==> inputs of trial 84 <==
Design cfs_aligner, start of the top module:
  module cfs_aligner#(
    parameter ALGN_DATA_WIDTH = 32,
    parameter FIFO_DEPTH      = 8,
    localparam int unsigned APB_ADDR_WIDTH    = 16,
    localparam int unsigned APB_DATA_WIDTH    = 32,
    localparam int unsigned ALGN_OFFSET_WIDTH = ALGN_DATA_WIDTH <= 8 ? 1 : $clog2(ALGN_DATA_WIDTH/8),
    localparam int unsigned ALGN_SIZE_WIDTH   = $clog2(ALGN_DATA_WIDTH/8)+1
  ) (
    input wire clk,
    input wire reset_n,
    input wire[APB_ADDR_WIDTH-1:0]    paddr,
    input wire                        pwrite,
    input wire                        psel,
    input wire                        penable,
    input wire[APB_DATA_WIDTH-1:0]    pwdata,
    output wire                       pready,
    output reg[APB_DATA_WIDTH-1:0]    prdata,
    output reg                        pslverr,
    input                             md_rx_valid,
    input[ALGN_DATA_WIDTH-1:0]        md_rx_data,
    input[ALGN_OFFSET_WIDTH-1:0]      md_rx_offset,
    input[ALGN_SIZE_WIDTH-1:0]        md_rx_size,
    output reg                        md_rx_ready,
    output reg                        md_rx_err,
    output reg                        md_tx_valid,
    output reg[ALGN_DATA_WIDTH-1:0]   md_tx_data,
    output reg[ALGN_OFFSET_WIDTH-1:0] md_tx_offset,
    output reg[ALGN_SIZE_WIDTH-1:0]   md_tx_size,
    input                             md_tx_ready,
    input                             md_tx_err,
    output reg                        irq
  );
    localparam int unsigned STATUS_CNT_DROP_WIDTH = 8;
    cfs_aligner_core#(
      .APB_ADDR_WIDTH( APB_ADDR_WIDTH),
      .ALGN_DATA_WIDTH(ALGN_DATA_WIDTH),
      .FIFO_DEPTH(     FIFO_DEPTH),
      .CDC_RX_TO_REG(  0),
  ...
==> flow/config.mk <==
export PLATFORM = sky130hd
export DESIGN_NAME = cfs_aligner
export DESIGN_NICKNAME = cfs_aligner
export VERILOG_FILES = /design/flow/design.v
export SDC_FILE = /design/flow/constraint.sdc
export NUM_CORES = 4
export LEC_CHECK = 0
export ABC_AREA = 1
export CAP_MARGIN = 20
export CORE_MARGIN = 2
export CORE_UTILIZATION = 72
export CTS_CLUSTER_DIAMETER = 347
export CTS_CLUSTER_SIZE = 10
export PLACE_DENSITY = 0.89
export SLEW_MARGIN = 20
==> flow/constraint.sdc <==
create_clock -name core_clock -period 3.98 [get_ports {clk}]
set_input_delay 0.7960 -clock core_clock [delete_from_list [all_inputs] [get_ports {clk}]]
set_output_delay 0.7960 -clock core_clock [all_outputs]
set_load 0.01 [all_outputs]
run.sh (not shown) runs the stock make flow with config.mk's settings and CLKGATE_MAP_FILE=.
==> trial 33: changes against trial 84 <==
CTS_CLUSTER_DIAMETER = default   (was 347)
CTS_CLUSTER_SIZE = default   (was 10)
PLACE_DENSITY = 0.66   (was 0.89)
SLEW_MARGIN = 5   (was 20)
==> flow/constraint.sdc (replaced) <==
create_clock -name core_clock -period 6.25 [get_ports {clk}]
set_input_delay 1.2500 -clock core_clock [delete_from_list [all_inputs] [get_ports {clk}]]
set_output_delay 1.2500 -clock core_clock [all_outputs]
set_load 0.01 [all_outputs]
==> build 38: changes against trial 84 <==
CORE_UTILIZATION = 68   (was 72)
CTS_CLUSTER_DIAMETER = default   (was 347)
CTS_CLUSTER_SIZE = default   (was 10)
PLACE_DENSITY = default   (was 0.89)
SETUP_SLACK_MARGIN = 1.33   (was default)
SLEW_MARGIN = 5   (was 20)
==> flow/constraint.sdc (replaced) <==
create_clock -name core_clock -period 5.68 [get_ports {clk}]
set_input_delay 1.1360 -clock core_clock [delete_from_list [all_inputs] [get_ports {clk}]]
set_output_delay 1.1360 -clock core_clock [all_outputs]
set_load 0.01 [all_outputs]
==> trial 86: changes against trial 84 <==
ABC_AREA = default   (was 1)
CTS_CLUSTER_DIAMETER = default   (was 347)
CTS_CLUSTER_SIZE = 20   (was 10)
PLACE_DENSITY = default   (was 0.89)
PLACE_DENSITY_LB_ADDON = 0.04   (was default)
SETUP_SLACK_MARGIN = 1.11   (was default)
==> flow/constraint.sdc (replaced) <==
create_clock -name core_clock -period 3.88 [get_ports {clk}]
set_input_delay 0.7760 -clock core_clock [delete_from_list [all_inputs] [get_ports {clk}]]
set_output_delay 0.7760 -clock core_clock [all_outputs]
set_load 0.01 [all_outputs]
==> notes <==
- Trial 84 aborted during 5_1_grt (GRT-0232). Build 38 went through all stages and came out clean. Trial 86 aborted during 4_1_cts on DPL-0033. Trial 33 finished but fails on negative setup slack.
- Of trial 33 and build 38, build 38 has the higher final cell count (gap 2.8%, measured against build 38).
- In trial 33 the cell area is lower than in build 38, by about 5%.
- In trial 33 the core utilization is higher than in build 38, by 1.0 points.


==> job 325 <==
Starting RTL as in the previous note.
// cfs_aligner
  module cfs_aligner#(
    parameter ALGN_DATA_WIDTH = 32,
    parameter FIFO_DEPTH      = 8,
    localparam int unsigned APB_ADDR_WIDTH    = 16,
    localparam int unsigned APB_DATA_WIDTH    = 32,
    localparam int unsigned ALGN_OFFSET_WIDTH = ALGN_DATA_WIDTH <= 8 ? 1 : $clog2(ALGN_DATA_WIDTH/8),
    localparam int unsigned ALGN_SIZE_WIDTH   = $clog2(ALGN_DATA_WIDTH/8)+1
  ) (
    input wire clk,
    input wire reset_n,
    input wire[APB_ADDR_WIDTH-1:0]    paddr,
    input wire                        pwrite,
    input wire                        psel,
    input wire                        penable,
    input wire[APB_DATA_WIDTH-1:0]    pwdata,
    output wire                       pready,
    output reg[APB_DATA_WIDTH-1:0]    prdata,
    output reg                        pslverr,
    input                             md_rx_valid,
    input[ALGN_DATA_WIDTH-1:0]        md_rx_data,
    input[ALGN_OFFSET_WIDTH-1:0]      md_rx_offset,
    input[ALGN_SIZE_WIDTH-1:0]        md_rx_size,
    output reg                        md_rx_ready,
    output reg                        md_rx_err,
    output reg                        md_tx_valid,
    output reg[ALGN_DATA_WIDTH-1:0]   md_tx_data,
    output reg[ALGN_OFFSET_WIDTH-1:0] md_tx_offset,
    output reg[ALGN_SIZE_WIDTH-1:0]   md_tx_size,
    input                             md_tx_ready,
    input                             md_tx_err,
    output reg                        irq
  );
    localparam int unsigned STATUS_CNT_DROP_WIDTH = 8;
    cfs_aligner_core#(
      .APB_ADDR_WIDTH( APB_ADDR_WIDTH),
      .ALGN_DATA_WIDTH(ALGN_DATA_WIDTH),
      .FIFO_DEPTH(     FIFO_DEPTH),
      .CDC_RX_TO_REG(  0),
      .CDC_REG_TO_TX(  0)) core (
      .pclk        (clk),
      .preset_n    (reset_n),
      .paddr       (paddr),
      .pwrite      (pwrite),
      .psel        (psel),
  ...
==> flow/config.mk <==
export PLATFORM = sky130hd
export DESIGN_NAME = cfs_aligner
export DESIGN_NICKNAME = cfs_aligner
export VERILOG_FILES = /design/flow/design.v
export SDC_FILE = /design/flow/constraint.sdc
export NUM_CORES = 4
export LEC_CHECK = 0
export ABC_AREA = 1
export CAP_MARGIN = 20
export CORE_MARGIN = 2
export CORE_UTILIZATION = 72
export SLEW_MARGIN = 40
==> flow/constraint.sdc <==
create_clock -name core_clock -period 5.68 [get_ports {clk}]
set_input_delay 1.1360 -clock core_clock [delete_from_list [all_inputs] [get_ports {clk}]]
set_output_delay 1.1360 -clock core_clock [all_outputs]
set_load 0.01 [all_outputs]
==> job 8501: changes against job 325 <==
Settings changed: ABC_AREA 1 to unset, CAP_MARGIN 20 to 15, CORE_UTILIZATION 72 to 70, CTS_CLUSTER_SIZE set to 37, SETUP_SLACK_MARGIN set to 0.71, SLEW_MARGIN 40 to 20.
==> flow/constraint.sdc (replaced) <==
create_clock -name core_clock -period 4.84 [get_ports {clk}]
set_input_delay 0.9680 -clock core_clock [delete_from_list [all_inputs] [get_ports {clk}]]
set_output_delay 0.9680 -clock core_clock [all_outputs]
set_load 0.01 [all_outputs]
==> job 8314: changes against job 325 <==
Settings changed: CORE_UTILIZATION 72 to 66, SLEW_MARGIN 40 to 5.
==> job 5522: changes against job 325 <==
Settings changed: ABC_AREA 1 to unset, CORE_ASPECT_RATIO set to 0.63, CORE_UTILIZATION 72 to 40, GPL_ROUTABILITY_DRIVEN set to 0, SETUP_SLACK_MARGIN set to 2.5, SLEW_MARGIN 40 to 20, TNS_END_PERCENT set to 40.
==> flow/constraint.sdc (replaced) <==
create_clock -name core_clock -period 10.0 [get_ports {clk}]
set_input_delay 2.0000 -clock core_clock [delete_from_list [all_inputs] [get_ports {clk}]]
set_output_delay 2.0000 -clock core_clock [all_outputs]
set_load 0.01 [all_outputs]
==> qor summary <==
| item | job 8314 | job 8501 | job 325 | job 5522 |
|---|---|---|---|---|
| Worst R2R End | core.ctrl.push_data[22]$_DFFE_PN0P_ | core.ctrl.push_data[33]$_DFFE_PN0P_ | core.ctrl.push_data[19]$_DFFE_PN0P_ | core.ctrl.push_data[36]$_DFFE_PN0P_ |
| Vias in the first global route | 27800 | 29200 | 30400 | 24500 |
| Non-Filler Cell Area, Final | 0.0407 mm^2 | 0.0442 mm^2 | 0.0405 mm^2 | 0.0405 mm^2 |
| Critical path depth in cells | 28 | 24 | 20 | 16 |
| Element type at the critical path start | flop | flop | input pin | input pin |
| Number of standard cells in the layout, taps in and fillers out | 4449 | 3914 | 4417 | 4151 |
| Post-synthesis cell type count | 70 | 104 | 70 | 104 |
| Share of cell area taken by multi-input logic gates | 0.307 | 0.326 | 0.308 | 0.318 |
| XOR-XNOR Cells, Area Fraction | 0.00366 | 0.00543 | 0.00366 | 0.00543 |
| Source of the worst register-to-register timing path | core.rx_fifo.rd_ptr_pop[0]$_DFFE_PN0P_ | core.rx_fifo.rd_ptr_pop[1]$_DFFE_PN0P_ | core.rx_fifo.rd_ptr_pop[0]$_DFFE_PN0P_ | core.rx_fifo.rd_ptr_pop[2]$_DFFE_PN0P_ |
| Yosys Instances | 3542 | 2805 | 3542 | 2805 |
| Largest net degree at the start of global routing | 68 | 68 | 61 | 73 |
| Flop-to-flop setup slack | 0.43 ns | -0.37 ns | 0.28 ns | 2.82 ns |
| Outcome | complete, no violations | failed layout checks | complete, no violations | complete, no violations |
| Layout check failures | - | negative setup slack | - | - |
| Top cell by count, worst path | sky130_fd_sc_hd__nand2_1 | - | sky130_fd_sc_hd__nand2_1 | sky130_fd_sc_hd__ha_1 |
| Overall track demand over capacity in global routing | 0.363 | 0.457 | 0.466 | 0.222 |
| Startpoint of the worst setup timing path | core.rx_fifo.rd_ptr_pop[0]$_DFFE_PN0P_ | core.rx_fifo.rd_ptr_pop[1]$_DFFE_PN0P_ | md_rx_size[1] | md_rx_size[1] |
| Count of routing violations after the opening detailed-route iteration | 3198 | 6210 | 5768 | 3590 |
| Half-perimeter wire length of the detailed placement result | 66000 um | 71900 um | 69400 um | 66500 um |
| TritonCTS Buffers | 76 | 71 | 72 | 73 |
| Insertion Delay late pin | 0.64 ns | 0.66 ns | 0.64 ns | 0.64 ns |
